==> flow/design.v <==
module Decoder_Unit (
    input [1 : 0] DEC_ALU_FUNC,
    output reg DEC_Arith_Enable, DEC_Logic_Enable, DEC_CMP_Enable, DEC_Shift_Enable
);
always @(*) begin
    DEC_Arith_Enable = 1'b0;
    DEC_Logic_Enable = 1'b0;
    DEC_CMP_Enable   = 1'b0;
    DEC_Shift_Enable = 1'b0;
    case (DEC_ALU_FUNC)
        2'b00: DEC_Arith_Enable = 1'b1;
        2'b01: DEC_Logic_Enable = 1'b1;
        2'b10: DEC_CMP_Enable   = 1'b1;
        2'b11: DEC_Shift_Enable = 1'b1;
        default: begin
            DEC_Arith_Enable = 1'b0;
            DEC_Logic_Enable = 1'b0;
            DEC_CMP_Enable   = 1'b0;
            DEC_Shift_Enable = 1'b0; 
    end
    endcase
end
endmodule
module Arithmetic_Unit #(
    parameter A_WIDTH = 16,
    parameter B_WIDTH = 16
) (
    input clk,rst,
    input [A_WIDTH - 1 : 0] A,
    input [B_WIDTH - 1 : 0] B,
    input [1 : 0] Arith_ALU_FUNC,
    input Arith_Enable,
    output reg [A_WIDTH + B_WIDTH - 1 : 0] Arith_OUT,
    output reg Carry_OUT, Arith_Flag       
);
reg [A_WIDTH + B_WIDTH - 1 : 0] ADD_Signal;
always @(posedge clk or negedge rst) begin
    if(!rst) begin 
        Arith_OUT  <=  'b0;
        Carry_OUT  <= 1'b0; 
        Arith_Flag <= 1'b0; 
end
else begin
    Arith_Flag <= Arith_Enable;
    if(Arith_Enable) begin
        case (Arith_ALU_FUNC)
            2'b00: begin
                if (A_WIDTH >= B_WIDTH) begin
                    Arith_OUT <= A + B;
                    {Carry_OUT,ADD_Signal[A_WIDTH - 1 : 0]} <= A + B;
                end
                else begin
                    Arith_OUT <= A + B;
                    {Carry_OUT,ADD_Signal[B_WIDTH - 1 : 0]} <= A + B;
                end
            end
            2'b01: Arith_OUT <= A - B;
            2'b10: Arith_OUT <= A * B;
            2'b11: Arith_OUT <= (B == 0) ? 'b0 : A / B;
            default: begin
                Arith_OUT <=  'b0;
                Carry_OUT <= 1'b0; 
            end
        endcase 
    end
  end
end
endmodule
module Logic_Unit #(
    parameter A_WIDTH = 16,
    parameter B_WIDTH = 16
) (
    input clk,rst,
    input [A_WIDTH - 1 : 0] A,
    input [B_WIDTH - 1 : 0] B,
    input [1 : 0] Logic_ALU_FUNC,
    input Logic_Enable,
    output reg [A_WIDTH + B_WIDTH - 1 : 0] Logic_OUT,
    output reg Logic_Flag       
);
always @(posedge clk or negedge rst) begin
    if(!rst) begin
    Logic_OUT  <= 16'b0;
    Logic_Flag <= 1'b0;
end
else begin
    Logic_Flag <= Logic_Enable;
    if(Logic_Enable) begin
        case (Logic_ALU_FUNC)
            2'b00: Logic_OUT <=   A & B; 
            2'b01: Logic_OUT <=   A | B;
            2'b10: Logic_OUT <= ~(A & B);
            2'b11: Logic_OUT <= ~(A | B);
            default: begin
                Logic_OUT <= 16'b0;
            end
        endcase
    end
  end
end
endmodule
module CMP_Unit #(
    parameter A_WIDTH = 16,
    parameter B_WIDTH = 16
) (
    input clk,rst,
    input [A_WIDTH - 1 : 0] A,
    input [B_WIDTH - 1 : 0] B,    
    input [1 : 0] CMP_ALU_FUNC,
    input CMP_Enable,
    output reg [A_WIDTH + B_WIDTH - 1 : 0] CMP_OUT,
    output reg CMP_Flag       
);
always @(posedge clk or negedge rst) begin
    if(!rst) begin
       CMP_OUT  <= 16'b0;
       CMP_Flag <= 1'b0;
    end
    else begin
    CMP_Flag <= CMP_Enable;    
    if(CMP_Enable) begin
        case (CMP_ALU_FUNC)
            2'b00: CMP_OUT <= 16'b0; 
            2'b01: begin
                if( A == B)
                CMP_OUT <= 16'b1;
                else
                CMP_OUT <= 16'b0;
            end
            2'b10:begin
                if( A > B)
                CMP_OUT <= 16'b10;
                else
                CMP_OUT <= 16'b0;
            end
            2'b11:begin
                if( A < B)
                CMP_OUT <= 16'b11;
                else
                CMP_OUT <= 16'b0;
            end
            default: begin
                CMP_OUT <= 16'b0;
            end
        endcase
    end
  end
end
endmodule
module Shift_Unit #(
    parameter A_WIDTH = 16,
    parameter B_WIDTH = 16
) (
    input clk,rst,
    input [A_WIDTH - 1 : 0] A,
    input [B_WIDTH - 1 : 0] B,
    input [1 : 0] Shift_ALU_FUNC,
    input Shift_Enable,
    output reg [A_WIDTH + B_WIDTH - 1 : 0] Shift_OUT,
    output reg Shift_Flag       
);
always @(posedge clk or negedge rst) begin
  if(!rst) begin
    Shift_OUT  <= 16'b0;
    Shift_Flag <= 1'b0;
end
else begin
    Shift_Flag <= Shift_Enable;
    if(Shift_Enable) begin
        case (Shift_ALU_FUNC)
            2'b00: Shift_OUT <= A >> 1; 
            2'b01: Shift_OUT <= A << 1;
            2'b10: Shift_OUT <= B >> 1;
            2'b11: Shift_OUT <= B << 1;
            default: begin
                Shift_OUT <= 16'b0;
            end
        endcase
    end
  end
end
endmodule
module alu_top #(
    parameter A_WIDTH_TOP = 16,
    parameter B_WIDTH_TOP = 16
) (
    input   CLK,rst,
    input   [3 : 0] ALU_FUNC,
    input   [A_WIDTH_TOP - 1 : 0] A,
    input   [B_WIDTH_TOP - 1 : 0] B,
    output  [A_WIDTH_TOP + B_WIDTH_TOP - 1 : 0] Arith_OUT, Logic_OUT, CMP_OUT,Shift_OUT,
    output  Carry_OUT, Arith_Flag, Logic_Flag, CMP_Flag, Shift_Flag
);
wire Arith_EN, Logic_EN, CMP_EN, Shift_EN;
Decoder_Unit U0 (
    .DEC_ALU_FUNC(ALU_FUNC[3 : 2]),
    .DEC_Arith_Enable(Arith_EN),
    .DEC_Logic_Enable(Logic_EN),
    .DEC_CMP_Enable  (CMP_EN),
    .DEC_Shift_Enable(Shift_EN)
);
Arithmetic_Unit #(.A_WIDTH(A_WIDTH_TOP), .B_WIDTH(B_WIDTH_TOP)) U1 (
    .clk(CLK),
    .rst(rst),
    .A(A),
    .B(B),
    .Arith_ALU_FUNC(ALU_FUNC[1 : 0]),
    .Arith_Enable(Arith_EN),
    .Arith_OUT(Arith_OUT),
    .Carry_OUT(Carry_OUT),
    .Arith_Flag(Arith_Flag)
);
Logic_Unit #(.A_WIDTH(A_WIDTH_TOP), .B_WIDTH(B_WIDTH_TOP)) U2 (
    .clk(CLK),
    .rst(rst),
    .A(A),
    .B(B),
    .Logic_ALU_FUNC(ALU_FUNC[1 : 0]),
    .Logic_Enable(Logic_EN),
    .Logic_OUT(Logic_OUT),
    .Logic_Flag(Logic_Flag)
);
CMP_Unit #(.A_WIDTH(A_WIDTH_TOP), .B_WIDTH(B_WIDTH_TOP)) U3 (
    .clk(CLK),
    .rst(rst),
    .A(A),
    .B(B),
    .CMP_ALU_FUNC(ALU_FUNC[1 : 0]),
    .CMP_Enable(CMP_EN),
    .CMP_OUT(CMP_OUT),
    .CMP_Flag(CMP_Flag)
);
Shift_Unit #(.A_WIDTH(A_WIDTH_TOP), .B_WIDTH(B_WIDTH_TOP)) U4 (
    .clk(CLK),
    .rst(rst),
    .A(A),
    .B(B),
    .Shift_ALU_FUNC(ALU_FUNC[1 : 0]),
    .Shift_Enable(Shift_EN),
    .Shift_OUT(Shift_OUT),
    .Shift_Flag(Shift_Flag)
);
endmodule
export LEC_CHECK = 0
export ABC_AREA = 0
export CAP_MARGIN = 15
export CORE_MARGIN = 2
export CORE_UTILIZATION = 66
export CTS_CLUSTER_DIAMETER = 261
export CTS_CLUSTER_SIZE = 68
export MAX_ROUTING_LAYER = met4
export MIN_ROUTING_LAYER = met1
export PLACE_DENSITY = 0.61
export SETUP_SLACK_MARGIN = 5.0
export SLEW_MARGIN = 20
export TNS_END_PERCENT = 25
create_clock -name core_clock -period 102.0 [get_ports {CLK}]
run.sh (not shown) runs the stock make flow with config.mk's settings and CLKGATE_MAP_FILE=.
The baseline ran to the end with no violations.
Change:
ABC_AREA = 1   (was 0)
CORE_UTILIZATION = 40   (was 66)
CTS_CLUSTER_SIZE = 98   (was 68)
MAX_ROUTING_LAYER = default   (was met4)
PLACE_DENSITY = default   (was 0.61)
PLACE_DENSITY_LB_ADDON = 0.12   (was default)
SLEW_MARGIN = 0   (was 20)
clock period = 166.0 ns   (was 102.0 ns; I/O delays follow)
After rerunning: The new run completed with no timing, DRC or antenna violations; critical path depth rises by 193; final area went down by 6.8%; cell count rises by 20%; die size came out higher by 69%; core utilization fell by 36 points; global-route usage fell by 21 points; setup slack improved by 39000 ps.
Change:
ABC_AREA = 0   (was 1)
CORE_UTILIZATION = 35   (was 40)
CTS_CLUSTER_SIZE = 93   (was 98)
MIN_ROUTING_LAYER = met2   (was met1)
PLACE_DENSITY = 0.41   (was default)
PLACE_DENSITY_LB_ADDON = default   (was 0.12)
The changed run passed the timing, DRC and antenna checks.
Clock-buffer cell count does not change.
Die area goes up by 11%.
Routed wire length went up by 18%.
Flip-flop count is unchanged.
Critical path depth shrinks by 206.
Final cell count went down by 12%.
Cell area falls by 1.6%.
Worst setup slack is worse by 8800 ps.
